amber:
## catTrap
module catTrap(Clk, Reset, Down_b, hCount, vCount, rgb, bright, Block_col, Block_row);
	input	Clk, Reset, Down_b;
	input [7:0] Block_col, Block_row;
	reg btn_flag;
	integer i, j;
	reg [6:0] state;
	input [9:0] hCount, vCount;
	reg [83:0] board_map;    
	output reg [11:0] rgb;
	input bright;
	reg [1:0] cat_flag;
	reg [2:0] block_col;
  reg [2:0] block_row;
	reg [2:0] cat_col;
	reg [2:0] cat_row;
	localparam
		START =    7'b1000000,
		PLAY =   7'b0100000,
		GAMEOVER =   7'b0010000,
		GAMEWIN =  7'b0001000,
	WHITE = 12'b1111_1111_1111;
	parameter GRAY = 12'b1010_1010_1010;
	parameter BLACK = 12'b0000_0000_0000;
	parameter RED = 12'b1111_0000_0000;
	parameter ORANGE = 12'b1111_1000_0000;
	parameter GREEN = 12'b0000_1111_0000;
	wire [11:0] color [0:3];
	wire inbound;
	wire box00, box01, box02, box03, box04, box05, box06;
	wire box10, box11, box12, box13, box14, box15, box16;
	wire box20, box21, box22, box23, box24, box25, box26;
	wire box30, box31, box32, box33, box34, box35, box36;
	wire box40, box41, box42, box43, box44, box45, box46;
	wire box50, box51, box52, box53, box54, box55, box56;
	assign color[0] = WHITE;
	assign color[1] = GRAY;
	assign color[2] = ORANGE;
	assign color[3] = BLACK;
	always@ (*)
	begin
    	if(~bright )	 
			rgb = BLACK;
		else if (inbound)
		begin
			if(box00)
				rgb = color[board_map[70 +: 2]];
			else if (box01)
				rgb = color[board_map[72 +: 2]];
			else if (box02)
				rgb = color[board_map[74 +: 2]];
			else if (box03)
				rgb = color[board_map[76 +: 2]];
			else if (box04)
				rgb = color[board_map[78 +: 2]];
			else if (box05)
  ...
clock: 5.57 ns
lec_check: 0
abc_area: 1
cap_margin: 20
core_aspect_ratio: 0.5
core_margin: 2
core_utilization: 72
cts_cluster_diameter: 262
cts_cluster_size: 98
place_density: 0.39
slew_margin: 20
tns_end_percent: 10
run.sh (not shown) runs the stock make flow with config.mk's settings and CLKGATE_MAP_FILE=.
The flow ended early for amber: it failed with a tool error in 5_1_grt.
Input-level comparison between tundra and amber:
Settings: removing TNS_END_PERCENT (formerly 10); removing CTS_CLUSTER_DIAMETER (formerly 262); removing PLACE_DENSITY (formerly 0.39); removing CORE_ASPECT_RATIO (formerly 0.5); changing CORE_UTILIZATION from 72 to 58; removing CTS_CLUSTER_SIZE (formerly 98); removing ABC_AREA (formerly 1); changing the clock period (ns, I/O delays scaled along) from 5.57 to 5.44.
Notes after the runs:
tundra did not finish: a tool error stopped it during 5_1_grt.
tundra ended up with a lower cell count after placement than amber did.
In tundra relative to amber, die size had gone up by more than 10%.
Summary of tundra over amber: average instance area after synthesis now sits higher; number of gates given a new drive strength after cts now sits higher; floorplan core area now sits higher; synthesized cell count now sits lower.
NOTE: chip area line of the yosys report in tundra falls short of that of amber
In tundra the vertical die size turned out about 50% higher than in amber.
Per the comparison of tundra with amber, placed wire-length estimate now larger, width of the chip now smaller, area of the mapped netlist now smaller.
Inputs modified between tundra and quartz:
Settings: CTS_CLUSTER_SIZE newly set to 99; CORE_UTILIZATION changed from 58 to 51; the clock period (ns, I/O delays scaled along) changed from 5.44 to 7.01.
Findings:
Across tundra and quartz, no clean finish was achieved.
tundra got as far as 5_1_grt, where a tool error ended the run.
Looking at final HPWL from detailed placement across both flows, quartz is the weaker of the two, with tundra ahead.
quartz: routability-driven placement congestion ratio lower than tundra
When the final numbers for tundra and quartz were put side by side, the setup slack after placement turned out to be greater in quartz.
| total standard cell area after synthesis | quartz vs tundra | ≈ equal |


catTrap again, from the RTL that the note above started with.
clock: 5.18 ns
lec_check: 0
abc_area: 1
cap_margin: 20
core_margin: 2
core_utilization: 70
place_density_lb_addon: 0.01
slew_margin: 20
The first run died in clock tree synthesis (4_1_cts) on DPL-0038.
Then changed:
- ABC_AREA: 1 -> unset
- CORE_UTILIZATION: 70 -> 30
- PLACE_DENSITY_LB_ADDON: 0.01 -> unset
- clock period: 5.18 -> 10.0 ns (I/O delays scaled with it)
- Now the flow ran to the end with no violations
- area after synthesis falls by 4.4%
- die size rises by 120%
- synthesized cell count falls by about 22%
Then changed:
- ABC_AREA: unset -> 1
- CORE_UTILIZATION: 30 -> 72
- TNS_END_PERCENT: unset -> 100
- clock period: 10.0 -> 6.2 ns (I/O delays scaled with it)
Outcome: With this change the flow never finished: it broke off in clock tree synthesis (4_1_cts) (DPL-0038); area after synthesis rises by 4.6%; die area falls by 56%; synthesized cell count rises by 29%.
Then changed:
- CORE_UTILIZATION: 72 -> 34
- CTS_CLUSTER_DIAMETER: unset -> 156
- CTS_CLUSTER_SIZE: unset -> 90
- TNS_END_PERCENT: 100 -> unset
- clock period: 6.2 -> 10.0 ns (I/O delays scaled with it)
Result: The changed run passed the timing, design-rule and antenna checks. Die area increases by well over a third. Synthesized cell count is unchanged. Area after synthesis stays the same.
Then changed:
- ABC_AREA: 1 -> unset
- CORE_UTILIZATION: 34 -> 28
- CTS_CLUSTER_DIAMETER: 156 -> unset
- CTS_CLUSTER_SIZE: 90 -> unset
- clock period: 10.0 -> 9.63 ns (I/O delays scaled with it)
Core utilization came out lower by 8.4 points.
Design area decreases by 7.3%.
Setup slack degrades by 0.068 ns.
Global-route usage rises by 0.96 points.
Final cell count is lower by 18%.
First-iteration DRC count is higher by 13%.
Then changed:
- CORE_ASPECT_RATIO: unset -> 1.3
- CORE_UTILIZATION: 28 -> 59
- CTS_CLUSTER_DIAMETER: unset -> 296
- SLEW_MARGIN: 20 -> 15
- clock period: 9.63 -> 10.0 ns (I/O delays scaled with it)
The new run did not get past global routing (5_1_grt). Synthesized cell count does not change. Area after synthesis is unchanged. Die area came out lower by well over a third.


wip/umber:
catTrap again, from the RTL that the note above started with.
==> flow/design.v (excerpt) <==
module catTrap(Clk, Reset, Down_b, hCount, vCount, rgb, bright, Block_col, Block_row);
Settings: LEC_CHECK=0, ABC_AREA=1, CAP_MARGIN=20, CORE_MARGIN=2, CORE_UTILIZATION=70, CTS_CLUSTER_DIAMETER=195, CTS_CLUSTER_SIZE=72, PLACE_DENSITY_LB_ADDON=0.01, SETUP_SLACK_MARGIN=0.77, SLEW_MARGIN=20; clock period 5.18 ns.
wip/umber did not finish; a tool error ended it in clock tree synthesis (4_1_cts).
Inputs modified between wip/umber and wip/violet:
# wip/umber
export LEC_CHECK = 0
export ABC_AREA = 1
export CAP_MARGIN = 20
export CORE_MARGIN = 2
export CORE_UTILIZATION = 70
export CTS_CLUSTER_DIAMETER = 195
export CTS_CLUSTER_SIZE = 72
export PLACE_DENSITY_LB_ADDON = 0.01
export SETUP_SLACK_MARGIN = 0.77
export SLEW_MARGIN = 20
create_clock -name core_clock -period 5.18 [get_ports {Clk}]
# wip/violet
export LEC_CHECK = 0
export ABC_AREA = 1
export CAP_MARGIN = 20
export CORE_MARGIN = 2
export CORE_UTILIZATION = 72
export CTS_CLUSTER_SIZE = 72
export MAX_ROUTING_LAYER = met4
export PLACE_DENSITY_LB_ADDON = 0.01
export SETUP_SLACK_MARGIN = 0.71
export SLEW_MARGIN = 20
create_clock -name core_clock -period 5.18 [get_ports {Clk}]
[summary]
wip/violet: DPL-0038 in clock tree synthesis (4_1_cts) -> run aborted
Area of placed instances of wip/violet is on par with wip/umber.
Between wip/umber and wip/violet, the die boundary width is higher for wip/umber.
Die height: wip/umber and wip/violet compared, lower one is wip/violet
As far as area figure in the yosys stat output goes, wip/umber and wip/violet are indistinguishable; the numbers are identical.
On effective utilization at floorplan, the lower figure sits with wip/umber, not wip/violet.
The following lists how wip/harbor was set up differently from wip/violet:
# wip/violet
export LEC_CHECK = 0
export ABC_AREA = 1
export CAP_MARGIN = 20
export CORE_MARGIN = 2
export CORE_UTILIZATION = 72
export CTS_CLUSTER_SIZE = 72
export MAX_ROUTING_LAYER = met4
export PLACE_DENSITY_LB_ADDON = 0.01
export SETUP_SLACK_MARGIN = 0.71
export SLEW_MARGIN = 20
create_clock -name core_clock -period 5.18 [get_ports {Clk}]
# wip/harbor
export LEC_CHECK = 0
export ABC_AREA = 1
export CAP_MARGIN = 20
export CORE_MARGIN = 2
export CORE_UTILIZATION = 72
export CTS_CLUSTER_DIAMETER = 262
export CTS_CLUSTER_SIZE = 98
export PLACE_DENSITY = 0.39
export SETUP_SLACK_MARGIN = 1.64
export SLEW_MARGIN = 20
export TNS_END_PERCENT = 10
create_clock -name core_clock -period 5.57 [get_ports {Clk}]
Findings:
- wip/harbor: GRT-0116 in global routing (5_1_grt) -> run aborted
- There was hardly any difference in aoi/oai-family share of the synthesized area between wip/violet and wip/harbor.
- Looking at wip/violet and wip/harbor, the vertical die dimension is a wash.
- Placed instance area, wip/harbor vs wip/violet: down by a few percent
- Reported for wip/violet and wip/harbor, count of boundary I/O pins turned out identical to the last digit.
- Worst setup slack before clock tree synthesis ends up lower on wip/violet.
- Post-DP HPWL, wip/violet and wip/harbor: lower on wip/harbor
- Re standard cell core area: no difference whatsoever between wip/violet and wip/harbor.
- Placer congestion estimate, wip/harbor vs wip/violet: down slightly
- Total placed cells including tap cells sits lower in wip/harbor than in wip/violet.
- There was hardly any difference in area of the mapped netlist between wip/violet and wip/harbor.
Relative to wip/harbor, the following input files were edited for wip/raven:
# wip/harbor
export LEC_CHECK = 0
export ABC_AREA = 1
export CAP_MARGIN = 20
export CORE_MARGIN = 2
export CORE_UTILIZATION = 72
export CTS_CLUSTER_DIAMETER = 262
export CTS_CLUSTER_SIZE = 98
export PLACE_DENSITY = 0.39
export SETUP_SLACK_MARGIN = 1.64
export SLEW_MARGIN = 20
export TNS_END_PERCENT = 10
create_clock -name core_clock -period 5.57 [get_ports {Clk}]
# wip/raven
export LEC_CHECK = 0
export ABC_AREA = 1
export CAP_MARGIN = 20
export CORE_MARGIN = 2
export CORE_UTILIZATION = 66
export SLEW_MARGIN = 20
export TNS_END_PERCENT = 5
create_clock -name core_clock -period 4.13 [get_ports {Clk}]
Findings:
Re die outline width: wip/harbor and wip/raven aren't equal, and the higher value belongs to wip/raven. Lower standard cell core area among wip/harbor and wip/raven: wip/harbor. Looking at number of instances in the placed design, wip/raven sits 257 above wip/harbor. Comparing wip/harbor and wip/raven, the higher number of rows in the core area is on wip/raven. wip/raven failed in global routing (5_1_grt) with GRT-0116. Pre-CTS worst setup slack: wip/raven < wip/harbor. For post-cts gate resize count, dividing the value from wip/raven by the value from wip/harbor gives 0.79. Comparing wip/harbor and wip/raven, the lower placement-stage cell area was measured on wip/harbor. In wip/raven relative to wip/harbor, die size had gone up by a little under 10%.
--- input diff wip/raven..wip/yarrow ---
# wip/raven
export LEC_CHECK = 0
export ABC_AREA = 1
export CAP_MARGIN = 20
export CORE_MARGIN = 2
export CORE_UTILIZATION = 66
export SLEW_MARGIN = 20
export TNS_END_PERCENT = 5
create_clock -name core_clock -period 4.13 [get_ports {Clk}]
# wip/yarrow
export LEC_CHECK = 0
export ABC_AREA = 1
export CAP_MARGIN = 20
export CORE_MARGIN = 2
export CORE_UTILIZATION = 72
export CTS_CLUSTER_SIZE = 79
export PLACE_DENSITY_LB_ADDON = 0.01
export SETUP_SLACK_MARGIN = 0.77
export SLEW_MARGIN = 20
create_clock -name core_clock -period 5.18 [get_ports {Clk}]
--- outcome ---
The run showing the greater routability congestion estimate from global placement is wip/raven.
In wip/yarrow, floorplan utilization is higher than in wip/raven.
Mean area per synthesized cell came out exactly the same in wip/yarrow and wip/raven.
Summary of the comparison: worst slack after detailed placement is higher in wip/yarrow, relative to wip/raven.
wip/yarrow vs. wip/raven: sum of net half-perimeters after detailed placement went up by 3.2 mm.
Area of the chip went down by a little under 10% going from wip/raven to wip/yarrow.
wip/yarrow did not make it past clock tree synthesis (4_1_cts), where a tool error ended it.
The final reports for wip/yarrow and wip/raven show number of placed instances with taps included lower in the former.
Count of mapped cells out of synthesis came out exactly the same in wip/yarrow and wip/raven.
wip/yarrow against wip/raven: height of the die saw a decrease, core region area shows a reduction of about 9%.
